==> flow/design.v <==
module alu_top (
    input clk,
    input [15:0] a,
    input [15:0] b,
    input [5:0] alufn,
    input fail,
    output reg z,
    output reg v,
    output reg n,
    output reg [15:0] out
  );
  reg [15:0] a_q;
  reg [15:0] b_q;
  reg [5:0] alufn_q;
  reg fail_q;
  wire alu_z;
  wire alu_v;
  wire alu_n;
  wire [15:0] alu_out;
  alu_13 alu (
    .a(a_q),
    .b(b_q),
    .alufn(alufn_q),
    .fail(fail_q),
    .z(alu_z),
    .v(alu_v),
    .n(alu_n),
    .out(alu_out)
  );
  always @(posedge clk) begin
    a_q <= a;
    b_q <= b;
    alufn_q <= alufn;
    fail_q <= fail;
    z <= alu_z;
    v <= alu_v;
    n <= alu_n;
    out <= alu_out;
  end
endmodule

module adder16_15 (
    input [5:0] alufn,
    input [15:0] a,
    input [15:0] b,
    output reg z,
    output reg v,
    output reg n,
    output reg [15:0] addOUT
  );
  reg [15:0] out;
  always @* begin
    out = $signed(a) + $signed(b ^ {5'h10{alufn[0+0-:1]}}) + alufn[0+0-:1];
    addOUT = out;
    z = (~|out);
    v = (a[15+0-:1] & (b[15+0-:1] ^ alufn[0+0-:1]) & ~out[15+0-:1]) | (~a[15+0-:1] & ~(b[15+0-:1] ^ alufn[0+0-:1]) & out[15+0-:1]);
    n = out[15+0-:1];
  end
endmodule
module bool16_16 (
    input [5:0] alufn,
    input [15:0] a,
    input [15:0] b,
    output reg [15:0] boolOUT
  );
  always @* begin
    case (alufn[0+3-:4])
      4'h6: begin
        boolOUT = a ^ b;
      end
      4'h8: begin
        boolOUT = a & b;
      end
      4'ha: begin
        boolOUT = a;
      end
      4'he: begin
        boolOUT = a | b;
      end
      default: begin
        boolOUT = 1'h0;
      end
    endcase
  end
endmodule
module shift16_17 (
    input [5:0] alufn,
    input [15:0] a,
    input [15:0] b,
    output reg [15:0] shiftOUT
  );
  always @* begin
    case (alufn[0+1-:2])
      2'h0: begin
        shiftOUT = a << b;
      end
      2'h1: begin
        shiftOUT = a >> b;
      end
      2'h3: begin
        shiftOUT = $signed(a) >>> $signed(b);
      end
      default: begin
        shiftOUT = a;
      end
    endcase
  end
endmodule
module cmp16_18 (
    input [5:0] alufn,
    input z,
    input v,
    input n,
    output reg [15:0] compOUT
  );
  always @* begin
    case (alufn[1+1-:2])
      2'h1: begin
        compOUT = {15'h0000, z};
      end
      2'h2: begin
        compOUT = {15'h0000, v ^ n};
      end
      2'h3: begin
        compOUT = {15'h0000, z | (v ^ n)};
      end
      default: begin
        compOUT = 1'h0;
      end
    endcase
  end
endmodule
module muldiv16_19 (
    input [5:0] alufn,
    input [15:0] a,
    input [15:0] b,
    output reg z,
    output reg v,
    output reg n,
    output reg [15:0] muldivOUT
  );
  reg [31:0] out;
  always @* begin
    case (alufn[1+1-:2])
      2'h1: begin
        out = $signed(a) * $signed(b);
        z = (~|(out[0+15-:16]));
        if (a != 1'h0 && $signed(out[0+15-:16]) / $signed(a) != $signed(b)) begin
          v = 1'h1;
        end else begin
          v = 1'h0;
        end
        n = a[15+0-:1] ^ b[15+0-:1];
      end
      2'h2: begin
        if (b == 1'h0) begin
          out = 1'h0;
          z = 1'h0;
          v = 1'h0;
          n = 1'h0;
        end else begin
          out = $signed(a) / $signed(b);
          z = (~|(out[0+15-:16]));
          n = a[15+0-:1] ^ b[15+0-:1];
          v = 1'h0;
        end
      end
      2'h3: begin
        if (b == 1'h0) begin
          out = 1'h0;
          z = 1'h0;
          v = 1'h0;
          n = 1'h0;
        end else begin
          out = a - (a / b * b);
          z = (~|(out[0+15-:16]));
          n = out[15+0-:1];
          v = 1'h0;
        end
      end
      default: begin
        out = 1'h0;
        z = 1'h0;
        v = 1'h0;
        n = 1'h0;
      end
    endcase
    muldivOUT = out[0+15-:16];
  end
endmodule
module alu_13 (
    input [15:0] a,
    input [15:0] b,
    input [5:0] alufn,
    input fail,
    output reg z,
    output reg v,
    output reg n,
    output reg [15:0] out
  );
  wire [1-1:0] M_adder16_z;
  wire [1-1:0] M_adder16_v;
  wire [1-1:0] M_adder16_n;
  wire [16-1:0] M_adder16_addOUT;
  reg [6-1:0] M_adder16_alufn;
  reg [16-1:0] M_adder16_a;
  reg [16-1:0] M_adder16_b;
  adder16_15 adder16 (
    .alufn(M_adder16_alufn),
    .a(M_adder16_a),
    .b(M_adder16_b),
    .z(M_adder16_z),
    .v(M_adder16_v),
    .n(M_adder16_n),
    .addOUT(M_adder16_addOUT)
  );
  wire [16-1:0] M_bool16_boolOUT;
  reg [6-1:0] M_bool16_alufn;
  reg [16-1:0] M_bool16_a;
  reg [16-1:0] M_bool16_b;
  bool16_16 bool16 (
    .alufn(M_bool16_alufn),
    .a(M_bool16_a),
    .b(M_bool16_b),
    .boolOUT(M_bool16_boolOUT)
  );
  wire [16-1:0] M_shift16_shiftOUT;
  reg [6-1:0] M_shift16_alufn;
  reg [16-1:0] M_shift16_a;
  reg [16-1:0] M_shift16_b;
  shift16_17 shift16 (
    .alufn(M_shift16_alufn),
    .a(M_shift16_a),
    .b(M_shift16_b),
    .shiftOUT(M_shift16_shiftOUT)
  );
  wire [16-1:0] M_cmp16_compOUT;
  reg [6-1:0] M_cmp16_alufn;
  reg [1-1:0] M_cmp16_z;
  reg [1-1:0] M_cmp16_v;
  reg [1-1:0] M_cmp16_n;
  cmp16_18 cmp16 (
    .alufn(M_cmp16_alufn),
    .z(M_cmp16_z),
    .v(M_cmp16_v),
    .n(M_cmp16_n),
    .compOUT(M_cmp16_compOUT)
  );
  wire [1-1:0] M_muldiv16_z;
  wire [1-1:0] M_muldiv16_v;
  wire [1-1:0] M_muldiv16_n;
  wire [16-1:0] M_muldiv16_muldivOUT;
  reg [6-1:0] M_muldiv16_alufn;
  reg [16-1:0] M_muldiv16_a;
  reg [16-1:0] M_muldiv16_b;
  muldiv16_19 muldiv16 (
    .alufn(M_muldiv16_alufn),
    .a(M_muldiv16_a),
    .b(M_muldiv16_b),
    .z(M_muldiv16_z),
    .v(M_muldiv16_v),
    .n(M_muldiv16_n),
    .muldivOUT(M_muldiv16_muldivOUT)
  );
  reg [15:0] outT;
  always @* begin
    M_adder16_alufn = alufn;
    M_adder16_a = a;
    M_adder16_b = b;
    z = M_adder16_z;
    v = M_adder16_v;
    n = M_adder16_n;
    M_bool16_alufn = alufn;
    M_bool16_a = a;
    M_bool16_b = b;
    M_shift16_alufn = alufn;
    M_shift16_a = a;
    M_shift16_b = b;
    M_cmp16_alufn = alufn;
    M_cmp16_z = M_adder16_z;
    M_cmp16_v = M_adder16_v;
    M_cmp16_n = M_adder16_n;
    M_muldiv16_alufn = alufn;
    M_muldiv16_a = a;
    M_muldiv16_b = b;
    case (alufn[4+1-:2])
      2'h0: begin
        if (alufn[1+1-:2] == 2'h0) begin
          outT = M_adder16_addOUT;
        end else begin
          outT = M_muldiv16_muldivOUT;
          z = M_muldiv16_z;
          v = M_muldiv16_v;
          n = M_muldiv16_n;
        end
      end
      2'h1: begin
        outT = M_bool16_boolOUT;
      end
      2'h2: begin
        outT = M_shift16_shiftOUT;
      end
      2'h3: begin
        outT = M_cmp16_compOUT;
      end
    endcase
    out = outT ^ fail;
  end
endmodule
==> flow/run.sh <==
#!/bin/bash
# the make line also repeats each setting of config.mk as NAME=value (left out here)
make -C /OpenROAD-flow-scripts/flow DESIGN_CONFIG=/design/flow/config.mk WORK_HOME=/design/flow/orfs CLKGATE_MAP_FILE= finish
==> flow/config.mk <==
export PLATFORM = sky130hd
export DESIGN_NAME = alu_top
export DESIGN_NICKNAME = alu_top
export VERILOG_FILES = /design/flow/design.v
export SDC_FILE = /design/flow/constraint.sdc
export NUM_CORES = 4
export LEC_CHECK = 0
export CAP_MARGIN = 15
export CELL_PAD_IN_SITES_GLOBAL_PLACEMENT = 0
export CORE_ASPECT_RATIO = 1.89
export CORE_MARGIN = 2
export CORE_UTILIZATION = 53
export CTS_CLUSTER_SIZE = 45
export HOLD_SLACK_MARGIN = -0.09
export MAX_ROUTING_LAYER = met5
export PLACE_DENSITY_LB_ADDON = 0.16
export SETUP_SLACK_MARGIN = -2.0
export SLEW_MARGIN = 20
==> flow/constraint.sdc <==
create_clock -name core_clock -period 69.2 [get_ports {clk}]
set_input_delay 13.8400 -clock core_clock [delete_from_list [all_inputs] [get_ports {clk}]]
set_output_delay 13.8400 -clock core_clock [all_outputs]
set_load 0.01 [all_outputs]
==> results of run 1 <==
stage by stage:
stage | utilization, % | hold WS, ps | instance area [µm²] | setup TNS [ps]
final | 76.8 | 434 | 62400 | -15160
after global routing | 76.8 | 477 | 62400 | -61450
after CTS | 74.4 | 438 | 60500 | -14390
after detailed placement | 73.9 | 428 | 60000 | -23750
after global placement | 73.8 | 418 | 60000 | -1740
after floorplan | - | 414 | 44600 | -8820
timing repair:
item	4_1_cts	5_1_grt
buffers inserted	6	75
pin swaps	9	117
setup endpoints to repair	5	19
gates resized	27	293
gates cloned	0	5
area by class of cell:
| cell class | instances | area share [%] |
|---|---|---|
| Antenna cell | 6 | 0.0241 |
| Clock buffer | 10 | 0.383 |
| Clock inverter | 6 | 0.106 |
| Sequential cell | 58 | 1.88 |
| Timing Repair Buffer | 2049 | 25.2 |
| Inverter | 483 | 2.92 |
| Multi-Input combinational cell | 5464 | 67.3 |
| Tap cell | 1095 | 2.20 |
metal layers:
metal / wire [µm] / share of wire [%] / up-vias
li1: - / - / 25800
met1: 69300 / 30 / 27200
met2: 102000 / 44 / 3973
met3: 25500 / 11 / 2071
met4: 34700 / 15 / 22
met5: 218 / 0.094 / -
==> results_slide.txt, run 1 <==
Key Metrics from the Run

Worst setup path
  – FF-to-FF End: out[15]
  – Crit path DAT: 71,370 ps
  – Top cell by count, worst path: buf_4
  – Crit. path cell count: 356
  – Crit start category: flip-flop
  – Top delay family on crit path: AND-OR/OR-AND gates
  – Crit-path max FO: 23
  – R2R depth: 356
  – Critical Path Sink: out[15]
  – CP Launch Point: b_q[15]
  – Register-to-Register Setup Slack: -1870 ps
  – Crit path largest cell delay: 580 ps
  – Worst setup path class: flip-flop to flip-flop
  – CP endpoint kind: flip-flop
  – Reg2reg start: b_q[15]
  – CP Buf/Inv Count: 60
  – Slowest cell on crit path: fa_1
  – Required arrival time at the worst endpoint: 69,510 ps

Run status
  – Result of the run: complete, but fails checks
  – SO Faults: setup timing

Synthesis
  – Number of enable flip-flop cells: 0
  – Cell Type Count: 114
  – Synth top cells by count: 703 x ha_1, 617 x nand2_1, 573 x nor2_1
  – Synth async-reset ratio: 0%
  – Syn Inst Count: 6,081
  – Seq share, synth: 2.68%
  – Ys flops: 58
  – Largest area contributor in the netlist: ha_1
  – Synthesized area: 43,300 µm²
  – Syn Area/Cell: 7.12 µm²
  – Simple-gate share of the synthesized area: 22.8%
  – AND-OR/OR-AND Cells, Area Fraction: 28.0%
  – Chip area line of the yosys report: 43,300 µm²
  – Top cells, area: ha_1 20%, fa_1 8.2%, xnor2_1 5.4%
  – Mux area share: 3.03%
  – Yosys cell count: 6,081
  – Post-Synth XOR/XNOR Area: 8.67%
  – Synth top cell by count: ha_1
  – Logic family by area: adder cells
  – Ys flop type: dfxtp_1
  – YS warnings: 7
  – Yosys adder share: 28.5%
  – Top cell area share: 20.3%

Route
  – Detailed-route wire length per cell: 25.3 µm
  – Number of nets with antenna violations after routing: 0
  – DR pass1 iterations: 12
  – Via count: 59,000
  – Iter 0 DRT Violations: 6,378
  – DRC viols: 0
  – Vias/cell: 6.43
  – DRT Wirelength: 232,000 µm

Place
  – I/O Buffers: 58
  – Place WS: -2580 ps
  – Final GP Congestion: 1.14
  – Placed cells: 9,075
  – Detail Placement HPWL: 180,000 µm

Job
  – # Max-Cap Violations: 0
  – OpenROAD warning count: 50

Final timing
  – Fin worst setup slack: -1870 ps
  – Final Max-Slew Violation Tally: 0
  – Cycle use final: 103%
  – Max-slew headroom: 6.45%
  – Skew final: 21.4 ps
  – Final Hold Viols: 0
  – Max Clock Freq: 14.1 MHz
  – Worst Max-Slew Pin Slew: 1400 ps
  – RSZ-0062 raised after global routing: true
  – Clock period minus worst slack: 71,070 ps
  – # setup viols final: 14

Cells and area
  – Fin cells: 9,171
  – Register area: 1170 µm²
  – Fillers: 6,010
  – Area grow syn2layout: 44.2%
  – Final net count: 8,985
  – Gate Area: 42,000 µm²

Global routing
  – Global routing usage on met2: 85.8%
  – Pin count of the biggest net entering global routing: 54
  – GRT Total Usage: 53.4%
  – Initial antenna violation count: 18
  – Met3 usage: 18.6%
  – Vias in the first global route: 59,600
  – Global route total overflow: 0
  – Gr busiest metal: met2
  – Grt met1 use: 49.3%
  – First-pass GRT wire length: 340,000 µm

Die
  – I/O pin count: 59
  – Die Ht: 397 µm
  – Placeable Area: 81,300 µm²
  – Die W: 212 µm
  – Floorplan row count: 144
  – Chip area: 84,100 µm²
  – Pre-Place Util: 53.3%

Clock tree
  – Latency at later pin: 400 ps
  – Clock-pin slew on the worst setup and hold paths: 70 ps
  – Clock Path Buffers: 2
  – Clk sinks: 58
  – CTS Hold Bufs: 0
  – Max H-tree Level: 3
  – Root Buffer: clkbuf_16
  – CTS Buf Count: 9
  – CTS tree: built

Min path
  – Hold EP: out[0]
  – Hold wc startpoint: fail_q
  – Worst min path class: flip-flop to flip-flop
  – Hold Path Stages: 1
==> run 2, diff against run 1 <==
- CELL_PAD_IN_SITES_GLOBAL_PLACEMENT: 0 -> 2
- CORE_UTILIZATION: 53 -> 70
- CTS_CLUSTER_SIZE: 45 -> 35
- PLACE_DENSITY_LB_ADDON: 0.16 -> unset
- SETUP_SLACK_MARGIN: -2.0 -> -1.75
- SLEW_MARGIN: 20 -> 5
- clock period: 69.2 -> 17.4 ns (I/O delays scaled with it)
==> results_slide.txt, run 2 <==
Flow Results at a Glance

Die
  – Floorplan row count: 125 (-13%)
  – Die W: 185 µm (-13%)
  – Die Ht: 346 µm (-13%)
  – Placeable Area: 61,300 µm² (-25%)
  – Chip area: 63,900 µm² (-24%)
  – Pre-Place Util: 70.6% (+17 points)

Synthesis
  – Ys flops: 58 (unchanged)
  – YS warnings: 7 (unchanged)
  – Yosys cell count: 6,081 (unchanged)
  – Top cell area share: 20.3% (unchanged)
  – Mux area share: 3.03% (unchanged)
  – Simple-gate share of the synthesized area: 22.8% (unchanged)
  – Syn Inst Count: 6,081 (unchanged)
  – Synth async-reset ratio: 0% (unchanged)
  – Synth top cells by count: 703 x ha_1, 617 x nand2_1, 573 x nor2_1
  – Number of enable flip-flop cells: 0 (unchanged)
  – Ys flop type: dfxtp_1
  – Synth top cell by count: ha_1
  – Yosys adder share: 28.5% (unchanged)
  – Chip area line of the yosys report: 43,300 µm² (unchanged)
  – Logic family by area: adder cells
  – Largest area contributor in the netlist: ha_1
  – Syn Area/Cell: 7.12 µm² (unchanged)
  – Synthesized area: 43,300 µm² (unchanged)
  – Seq share, synth: 2.68% (unchanged)
  – Top cells, area: ha_1 20%, fa_1 8.2%, xnor2_1 5.4%
  – Cell Type Count: 114 (unchanged)
  – Post-Synth XOR/XNOR Area: 8.67% (unchanged)
  – AND-OR/OR-AND Cells, Area Fraction: 28.0% (unchanged)

Run status
  – Err: [ERROR GPL-0301] Utilization 139.841 % exceeds 100%.
  – Fail Step: global placement without I/O (3_1_place_gp_skip_io)
  – Result of the run: stopped before the end
==> run 3, diff against run 2 <==
- CAP_MARGIN: 15 -> 25
- CELL_PAD_IN_SITES_GLOBAL_PLACEMENT: 2 -> 0
- CORE_UTILIZATION: 70 -> 28
- CTS_CLUSTER_DIAMETER: unset -> 395
- CTS_CLUSTER_SIZE: 35 -> 45
- PLACE_DENSITY_LB_ADDON: unset -> 0.16
- SETUP_SLACK_MARGIN: -1.75 -> -2.0
- SLEW_MARGIN: 5 -> 35
- clock period: 17.4 -> 47.4 ns (I/O delays scaled with it)
==> results_slide.txt, run 3 <==
Key Metrics from the Run

Run status
  – Result of the run: complete, but fails checks
  – SO Faults: setup timing

Synthesis
  – Largest area contributor in the netlist: ha_1
  – Cell Type Count: 114 (unchanged)
  – Synth top cell by count: ha_1
  – YS warnings: 7 (unchanged)
  – Yosys adder share: 28.5% (unchanged)
  – Top cell area share: 20.3% (unchanged)
  – Synth async-reset ratio: 0% (unchanged)
  – Number of enable flip-flop cells: 0 (unchanged)
  – Synthesized area: 43,300 µm² (unchanged)
  – Logic family by area: adder cells
  – Ys flop type: dfxtp_1
  – Simple-gate share of the synthesized area: 22.8% (unchanged)
  – Seq share, synth: 2.68% (unchanged)
  – Chip area line of the yosys report: 43,300 µm² (unchanged)
  – Syn Area/Cell: 7.12 µm² (unchanged)
  – Yosys cell count: 6,081 (unchanged)
  – AND-OR/OR-AND Cells, Area Fraction: 28.0% (unchanged)
  – Top cells, area: ha_1 20%, fa_1 8.2%, xnor2_1 5.4%
  – Ys flops: 58 (unchanged)
  – Post-Synth XOR/XNOR Area: 8.67% (unchanged)
  – Mux area share: 3.03% (unchanged)
  – Synth top cells by count: 703 x ha_1, 617 x nand2_1, 573 x nor2_1
  – Syn Inst Count: 6,081 (unchanged)

Place
  – I/O Buffers: 58
  – Placed inst area: 65,100 µm²
  – Final GP Congestion: 1.04
  – Detail Placement HPWL: 198,000 µm
  – Place WS: -23,540 ps

Worst setup path
  – CP Launch Point: alufn_q[5]
  – Crit-path max FO: 13
  – Slowest cell on crit path: or4_4
  – Required arrival time at the worst endpoint: 47,660 ps
  – Register-to-Register Setup Slack: -20,840 ps
  – Worst setup path class: flip-flop to flip-flop
  – Top delay family on crit path: AND-OR/OR-AND gates
  – Crit path DAT: 68,500 ps
  – Crit. path cell count: 376
  – Critical Path Sink: out[15]
  – Crit start category: flip-flop
  – Top cell by count, worst path: buf_4
  – Crit path largest cell delay: 550 ps
  – R2R depth: 376
  – FF-to-FF End: out[15]
  – Reg2reg start: alufn_q[5]
  – CP endpoint kind: flip-flop
  – CP Buf/Inv Count: 90

Min path
  – Hold EP: out[0]
  – Worst min path class: flip-flop to flip-flop
  – Hold Path Stages: 1
  – Hold wc startpoint: fail_q

Clock tree
  – Max H-tree Level: 3
  – Clock-pin slew on the worst setup and hold paths: 60 ps
  – Clock Path Buffers: 2
  – CTS Buf Count: 9
  – CTS Hold Bufs: 0
  – Latency at later pin: 350 ps
  – CTS tree: built
  – Clk sinks: 58
  – Root Buffer: clkbuf_16

Final timing
  – Worst hold slack: 439 ps
  – Max Clock Freq: 14.7 MHz
  – Max-slew headroom: 33.1%
  – Fin worst setup slack: -20,840 ps
  – # setup viols final: 19
  – Final Hold Viols: 0
  – Final Max-Slew Violation Tally: 0
  – Worst Max-Slew Pin Slew: 991 ps
  – Cycle use final: 144%
  – RSZ-0062 raised after global routing: true
  – Clock period minus worst slack: 68,240 ps
  – Skew final: 12.2 ps

Route
  – Number of nets with antenna violations after routing: 0
  – DRT Wirelength: 241,000 µm
  – Via count: 56,000
  – DRC viols: 0
  – Detailed-route wire length per cell: 22.8 µm
  – Iter 0 DRT Violations: 2,897
  – Vias/cell: 5.31
  – DR pass1 iterations: 7

Global routing
  – First-pass GRT wire length: 355,000 µm
  – Global route total overflow: 0
  – Pin count of the biggest net entering global routing: 49
  – GRT Total Usage: 29.8%
  – Vias in the first global route: 59,300
  – Initial antenna violation count: 3

Job
  – # Max-Cap Violations: 0
  – OpenROAD warning count: 52

Cells and area
  – Gate Area: 43,800 µm²
  – Register area: 1170 µm²
  – Fillers: 15,700
  – Core Util, Final: 44.9%
  – Final net count: 9,461
  – Design Area, Final: 69,100 µm²
  – Area grow syn2layout: 59.7%

Die
  – Floorplan row count: 198 (+58%)
  – Die Ht: 545 µm (+57%)
  – Pre-Place Util: 28.1% (-42 points)
  – Chip area: 158,000 µm² (+150%)
  – Die W: 290 µm (+57%)
  – I/O pin count: 59
  – Placeable Area: 154,000 µm² (+150%)
[run 3: timing repair]
action,in CTS,in global routing
pin swaps,192,136
gates cloned,6,1
setup buffers,156,55
endpoints found under the setup margin,19,19
gates resized,279,124
[run 3: area by class of cell]
type | count | area share, %
Clock buffer | 12 | 0.357
Sequential cell | 58 | 1.70
Antenna cell | 1 | 0.00362
Timing Repair Buffer | 2524 | 28.2
Inverter | 483 | 2.65
Clock inverter | 3 | 0.0579
Tap cell | 2000 | 3.62
Multi-Input combinational cell | 5465 | 63.4
[run 3: stage by stage]
stage / TNS (ps) / std cells
2_1_floorplan: -341560 / 6231
3_3_place_gp: -415970 / 10300
3_5_place_dp: -417800 / 10300
4_1_cts: -357140 / 10500
5_1_grt: -425790 / 10500
6_report: -368140 / 10500
[run 3: metal layers]
layer / GRT usage [%] / vias up / share of wire [%]
li1: - / 26700 / -
met1: 25.8 / 26700 / 32
met2: 58.8 / 1691 / 53
met3: 3.38 / 941 / 3.8
met4: 28.1 / 4 / 11
met5: 0 / - / 0.011
==> run 4, diff against run 3 <==
- CAP_MARGIN: 25 -> 15
- CELL_PAD_IN_SITES_GLOBAL_PLACEMENT: 0 -> 2
- CORE_ASPECT_RATIO: 1.89 -> 0.94
- CTS_CLUSTER_DIAMETER: 395 -> unset
- GPL_TIMING_DRIVEN: unset -> 0
- HOLD_SLACK_MARGIN: -0.09 -> 0.3
- PLACE_DENSITY: unset -> 0.91
- PLACE_DENSITY_LB_ADDON: 0.16 -> unset
- SETUP_SLACK_MARGIN: -2.0 -> 1.03
- SLEW_MARGIN: 35 -> 20
==> results_slide.txt, run 4 <==
Key Metrics from the Run

Cells and area
  – Final net count: 7,883 (-17%)
  – Core Util, Final: 39.7% (-5.2 points)
  – Area grow syn2layout: 40.4%
  – Fin cells: 9,012 (-15%)
  – Design Area, Final: 60,800 µm² (-12%)

Final timing
  – Clock period minus worst slack: 71,880 ps (+3630 ps)
  – Fin worst setup slack: -24,480 ps (-3630 ps)
  – Final Hold Viols: 0 (unchanged)
  – Skew final: 7.02 ps (-5.21 ps)
  – Cycle use final: 152% (+7.7 points)
  – Max-slew headroom: 15.4% (-18 points)
  – Final Max-Slew Violation Tally: 0 (unchanged)
  – RSZ-0062 raised after global routing: true
  – Worst Max-Slew Pin Slew: 1260 ps (+274 ps)
  – # setup viols final: 19 (unchanged)
  – Fin Setup TNS: -429,310 ps (-61,170 ps)
  – Max Clock Freq: 13.9 MHz (-5.1%)

Route
  – DRC viols: 0 (unchanged)
  – Ant. Diodes: 0 (-1)
  – Iter 0 DRT Violations: 4,313 (+49%)
  – Via count: 50,500 (-9.8%)
  – DRT Wirelength: 198,000 µm (-18%)
  – Vias/cell: 5.61 (+5.5%)
  – Detailed-route wire length per cell: 22.0 µm (-3.5%)
  – Number of nets with antenna violations after routing: 0 (unchanged)
  – DR pass1 iterations: 9 (+2)

Worst setup path
  – Required arrival time at the worst endpoint: 47,620 ps (-40 ps)
  – Crit-path max FO: 10 (-3)
  – Worst setup path class: flip-flop to flip-flop
  – R2R depth: 367 (-2.4%)
  – Crit path largest cell delay: 800 ps (+250 ps)
  – Crit start category: flip-flop
  – Critical Path Sink: out[15]
  – Crit. path cell count: 367 (-2.4%)
  – CP Launch Point: a_q[1]
  – Crit path DAT: 72,100 ps (+3600 ps)
  – Slowest cell on crit path: dfxtp_1
  – CP endpoint kind: flip-flop
  – CP Buf/Inv Count: 55 (-39%)
  – Register-to-Register Setup Slack: -24,480 ps (-3630 ps)
  – FF-to-FF End: out[15]
  – Reg2reg start: a_q[1]
  – Top delay family on crit path: AND-OR/OR-AND gates

Clock tree
  – Root Buffer: clkbuf_16
  – Clk sinks: 58 (unchanged)
  – Clock-pin slew on the worst setup and hold paths: 50 ps (about the same)
  – Max H-tree Level: 3 (unchanged)
  – CTS Hold Bufs: 0 (unchanged)
  – CTS tree: built
  – Latency at later pin: 320 ps (-30 ps)
  – CTS Buf Count: 9 (unchanged)
  – Clock Path Buffers: 2 (unchanged)

Die
  – Placeable Area: 153,000 µm² (-0.52%)
  – Die Ht: 385 µm (-29%)
  – Pre-Place Util: 28.3% (+0.15 points)
  – Die W: 410 µm (+41%)
  – Floorplan row count: 139 (-30%)
  – I/O pin count: 59 (unchanged)
  – Chip area: 158,000 µm² (-0.10%)

Place
  – Placed inst area: 49,900 µm² (-23%)
  – Placed cells: 8,350 (-19%)
  – I/O Buffers: 58 (unchanged)
  – Detail Placement HPWL: 150,000 µm (-24%)
  – Final GP Congestion: 0.998 (-3.5%)

Synthesis
  – Seq share, synth: 2.68% (unchanged)
  – Chip area line of the yosys report: 43,300 µm² (unchanged)
  – AND-OR/OR-AND Cells, Area Fraction: 28.0% (unchanged)
  – Ys flop type: dfxtp_1
  – Simple-gate share of the synthesized area: 22.8% (unchanged)
  – Syn Area/Cell: 7.12 µm² (unchanged)
  – Synthesized area: 43,300 µm² (unchanged)
  – Syn Inst Count: 6,081 (unchanged)
  – Mux area share: 3.03% (unchanged)
  – YS warnings: 7 (unchanged)
  – Logic family by area: adder cells
  – Post-Synth XOR/XNOR Area: 8.67% (unchanged)
  – Yosys cell count: 6,081 (unchanged)
  – Synth top cell by count: ha_1
  – Synth async-reset ratio: 0% (unchanged)
  – Number of enable flip-flop cells: 0 (unchanged)
  – Top cell area share: 20.3% (unchanged)
  – Synth top cells by count: 703 x ha_1, 617 x nand2_1, 573 x nor2_1
  – Ys flops: 58 (unchanged)
  – Cell Type Count: 114 (unchanged)
  – Top cells, area: ha_1 20%, fa_1 8.2%, xnor2_1 5.4%
  – Largest area contributor in the netlist: ha_1
  – Yosys adder share: 28.5% (unchanged)

Min path
  – Worst min path class: flip-flop to flip-flop
  – Hold wc startpoint: fail_q
  – Hold Path Stages: 1 (unchanged)
  – Hold EP: out[0]

Run status
  – Result of the run: complete, but fails checks
  – SO Faults: setup timing

Global routing
  – Pin count of the biggest net entering global routing: 29 (-41%)
  – Vias in the first global route: 49,300 (-17%)
  – First-pass GRT wire length: 297,000 µm (-16%)
  – Global route total overflow: 0 (unchanged)
  – GRT Total Usage: 24.0% (-5.8 points)
  – Initial antenna violation count: 4 (+1)

Job
  – OpenROAD warning count: 52 (unchanged)
  – # Max-Cap Violations: 0 (unchanged)
run 4: final cells by class:
class,count,area [µm²]
clock inverter,5,125
buffer,230,2440
tap,2044,2560
inverter,483,1850
fill,15600,92300
clock buffer,11,243
sequential,58,1170
multi-input combinational,5463,46400
timing repair inverter,1,7.51
timing repair buffer,717,5990
run 4: routing by layer:
metal / vias up / track usage (%) / routed length [µm]
met1: 24500 / 32.3 / 88200
met4: 6 / 8.27 / 7800
met2: 2008 / 39.1 / 88000
li1: 23600 / - / -
met5: - / 0 / 42
met3: 416 / 3.16 / 14400
run 4: per-stage QoR:
stage	hold slack (ps)	worst slack (ps)
final	456	-24480
after CTS	459	-23440
after floorplan	414	-19900
after global placement	427	-39320
after detailed placement	429	-39190
after global routing	468	-26830
run 4: timing repair:
action	CTS	global route
buffers inserted	513	125
pin swaps	447	347
gates resized	722	272
endpoints found under the setup margin	19	19
cloned	7	1
==> run 5, diff against run 4 <==
- CAP_MARGIN: 15 -> 20
- CELL_PAD_IN_SITES_DETAIL_PLACEMENT: unset -> 2
- CELL_PAD_IN_SITES_GLOBAL_PLACEMENT: 2 -> 0
- CORE_ASPECT_RATIO: 0.94 -> 1.4
- CORE_UTILIZATION: 28 -> 61
- CTS_CLUSTER_SIZE: 45 -> 77
- GPL_ROUTABILITY_DRIVEN: unset -> 0
- HOLD_SLACK_MARGIN: 0.3 -> unset
- MAX_ROUTING_LAYER: met5 -> met4
- MIN_ROUTING_LAYER: unset -> met2
- PLACE_DENSITY: 0.91 -> 0.46
- SETUP_SLACK_MARGIN: 1.03 -> 5.0
- TNS_END_PERCENT: unset -> 75
- clock period: 47.4 -> 80.0 ns (I/O delays scaled with it)
==> results_slide.txt, run 5 <==
Flow Results at a Glance

Synthesis
  – Mux area share: 3.03% (unchanged)
  – YS warnings: 7 (unchanged)
  – Yosys adder share: 28.5% (unchanged)
  – Seq share, synth: 2.68% (unchanged)
  – Top cell area share: 20.3% (unchanged)
  – Syn Inst Count: 6,081 (unchanged)
  – Synth top cell by count: ha_1
  – Syn Area/Cell: 7.12 µm² (unchanged)
  – Post-Synth XOR/XNOR Area: 8.67% (unchanged)
  – Yosys cell count: 6,081 (unchanged)
  – Simple-gate share of the synthesized area: 22.8% (unchanged)
  – Synth top cells by count: 703 x ha_1, 617 x nand2_1, 573 x nor2_1
  – Ys flops: 58 (unchanged)
  – Largest area contributor in the netlist: ha_1
  – Chip area line of the yosys report: 43,300 µm² (unchanged)
  – AND-OR/OR-AND Cells, Area Fraction: 28.0% (unchanged)
  – Top cells, area: ha_1 20%, fa_1 8.2%, xnor2_1 5.4%
  – Synth async-reset ratio: 0% (unchanged)
  – Synthesized area: 43,300 µm² (unchanged)
  – Ys flop type: dfxtp_1
  – Number of enable flip-flop cells: 0 (unchanged)
  – Logic family by area: adder cells
  – Cell Type Count: 114 (unchanged)

Die
  – Floorplan row count: 115 (-17%)
  – Placeable Area: 70,200 µm² (-54%)
  – I/O pin count: 59 (unchanged)
  – Die Ht: 319 µm (-17%)
  – Chip area: 73,100 µm² (-54%)
  – Pre-Place Util: 61.6% (+33 points)
  – Die W: 229 µm (-44%)

Run status
  – Fail Step: detailed placement (3_5_place_dp)
  – Err: [ERROR DPL-0033] detailed placement checks failed during check placement.
  – Result of the run: stopped before the end

Place
  – I/O Buffers: 58 (unchanged)
==> run 6, diff against run 5 <==
- CELL_PAD_IN_SITES_DETAIL_PLACEMENT: 2 -> unset
- CELL_PAD_IN_SITES_GLOBAL_PLACEMENT: 0 -> 1
- CORE_ASPECT_RATIO: 1.4 -> 0.5
- CORE_UTILIZATION: 61 -> 47
- CTS_CLUSTER_DIAMETER: unset -> 382
- CTS_CLUSTER_SIZE: 77 -> 100
- GPL_ROUTABILITY_DRIVEN: 0 -> unset
- GPL_TIMING_DRIVEN: 0 -> unset
- MAX_ROUTING_LAYER: met4 -> unset
- MIN_ROUTING_LAYER: met2 -> unset
- PLACE_DENSITY: 0.46 -> 0.8
- SETUP_SLACK_MARGIN: 5.0 -> unset
- SLEW_MARGIN: 20 -> 5
- TNS_END_PERCENT: 75 -> unset
==> results_slide.txt, run 6 <==
Key Metrics from the Run

Clock tree
  – Latency at later pin: 370 ps
  – Clk sinks: 58
  – Clock-pin slew on the worst setup and hold paths: 70 ps
  – Clock Path Buffers: 2
  – CTS Hold Bufs: 0
  – Root Buffer: clkbuf_16
  – CTS Buf Count: 9
  – Max H-tree Level: 3
  – CTS tree: built

Route
  – DRC viols: 0
  – Number of nets with antenna violations after routing: 0
  – Vias/cell: 6.34
  – DR pass1 iterations: 9
  – DRT Wirelength: 188,000 µm
  – Iter 0 DRT Violations: 5,716
  – Detailed-route wire length per cell: 24.5 µm
  – Via count: 48,600

Synthesis
  – Simple-gate share of the synthesized area: 22.8% (unchanged)
  – Syn Area/Cell: 7.12 µm² (unchanged)
  – Mux area share: 3.03% (unchanged)
  – Synth async-reset ratio: 0% (unchanged)
  – Logic family by area: adder cells
  – Ys flops: 58 (unchanged)
  – Cell Type Count: 114 (unchanged)
  – Syn Inst Count: 6,081 (unchanged)
  – Synth top cells by count: 703 x ha_1, 617 x nand2_1, 573 x nor2_1
  – Ys flop type: dfxtp_1
  – Chip area line of the yosys report: 43,300 µm² (unchanged)
  – Synth top cell by count: ha_1
  – Yosys cell count: 6,081 (unchanged)
  – Top cells, area: ha_1 20%, fa_1 8.2%, xnor2_1 5.4%
  – Yosys adder share: 28.5% (unchanged)
  – Number of enable flip-flop cells: 0 (unchanged)
  – YS warnings: 7 (unchanged)
  – Largest area contributor in the netlist: ha_1
  – Seq share, synth: 2.68% (unchanged)
  – AND-OR/OR-AND Cells, Area Fraction: 28.0% (unchanged)
  – Synthesized area: 43,300 µm² (unchanged)
  – Post-Synth XOR/XNOR Area: 8.67% (unchanged)
  – Top cell area share: 20.3% (unchanged)

Job
  – OpenROAD warning count: 49
  – # Max-Cap Violations: 0

Worst setup path
  – Crit. path cell count: 343
  – Crit-path max FO: 23
  – Crit path largest cell delay: 650 ps
  – Slowest cell on crit path: or4b_2
  – Crit start category: flip-flop
  – FF-to-FF End: out[15]
  – CP endpoint kind: flip-flop
  – Worst setup path class: flip-flop to flip-flop
  – CP Buf/Inv Count: 35
  – Crit path DAT: 76,630 ps
  – Top cell by count, worst path: ha_1
  – Required arrival time at the worst endpoint: 80,290 ps
  – CP Launch Point: alufn_q[5]
  – R2R depth: 343
  – Critical Path Sink: out[15]
  – Register-to-Register Setup Slack: 3660 ps
  – Reg2reg start: alufn_q[5]
  – Top delay family on crit path: AND-OR/OR-AND gates

Place
  – Detail Placement HPWL: 148,000 µm
  – Final GP Congestion: 1.03
  – I/O Buffers: 58 (unchanged)
  – Place WS: -1370 ps

Min path
  – Hold Path Stages: 1
  – Worst min path class: flip-flop to flip-flop
  – Hold wc startpoint: fail_q
  – Hold EP: out[0]

Final timing
  – Final Hold Viols: 0
  – Max-slew headroom: 15.8%
  – Worst Max-Slew Pin Slew: 1250 ps
  – # setup viols final: 0
  – Clock period minus worst slack: 76,340 ps
  – Cycle use final: 95.4%
  – Max Clock Freq: 13.1 MHz
  – Final Max-Slew Violation Tally: 0
  – Skew final: 10.6 ps
  – Fin worst setup slack: 3660 ps

Die
  – Die W: 433 µm (+89%)
  – Chip area: 94,700 µm² (+29%)
  – Floorplan row count: 78 (-32%)
  – Placeable Area: 91,000 µm² (+30%)
  – Die Ht: 219 µm (-32%)
  – Pre-Place Util: 47.6% (-14 points)
  – I/O pin count: 59 (unchanged)

Global routing
  – Pin count of the biggest net entering global routing: 58
  – Global route total overflow: 0
  – Initial antenna violation count: 6
  – First-pass GRT wire length: 277,000 µm
  – GRT Total Usage: 38.2%
  – Vias in the first global route: 45,500

Cells and area
  – Core Util, Final: 53.9%
  – Final net count: 7,333
  – Area grow syn2layout: 13.3%

Run status
  – Result of the run: complete, no violations
run 6: layout make-up:
| cell class | instances | area, µm² |
|---|---|---|
| sequential | 58 | 1170 |
| timing repair buffer | 397 | 3210 |
| multi-input combinational | 5464 | 40900 |
| fill | 9062 | 41900 |
| clock buffer | 9 | 225 |
| antenna | 2 | 5.00 |
| tap | 1240 | 1550 |
| clock inverter | 7 | 125 |
| inverter | 483 | 1820 |
run 6: stage by stage:
stage	std cells	hold WS [ps]	setup TNS (ps)	cell area, µm²
4_1_cts	7617	448	0	48000
2_1_floorplan	6231	414	0	43900
6_report	7660	440	0	49000
3_3_place_gp	7599	431	-484	47500
3_5_place_dp	7601	429	-4640	47600
5_1_grt	7658	467	-743	49000
run 6: metal layers:
metal / share of wire [%] / up-vias / track usage, %
li1: - / 22400 / -
met1: 45 / 23200 / 54.5
met2: 41 / 2489 / 57.2
met3: 10 / 456 / 6.06
met4: 4.5 / 6 / 14.9
met5: 0.019 / - / 0
run 6: what timing repair did:
item | in CTS | in global routing
pin swaps | 0 | 23
gates resized | 17 | 173
endpoints found under the setup margin | 9 | 19
cloned | 0 | 4
buffers inserted | 0 | 37
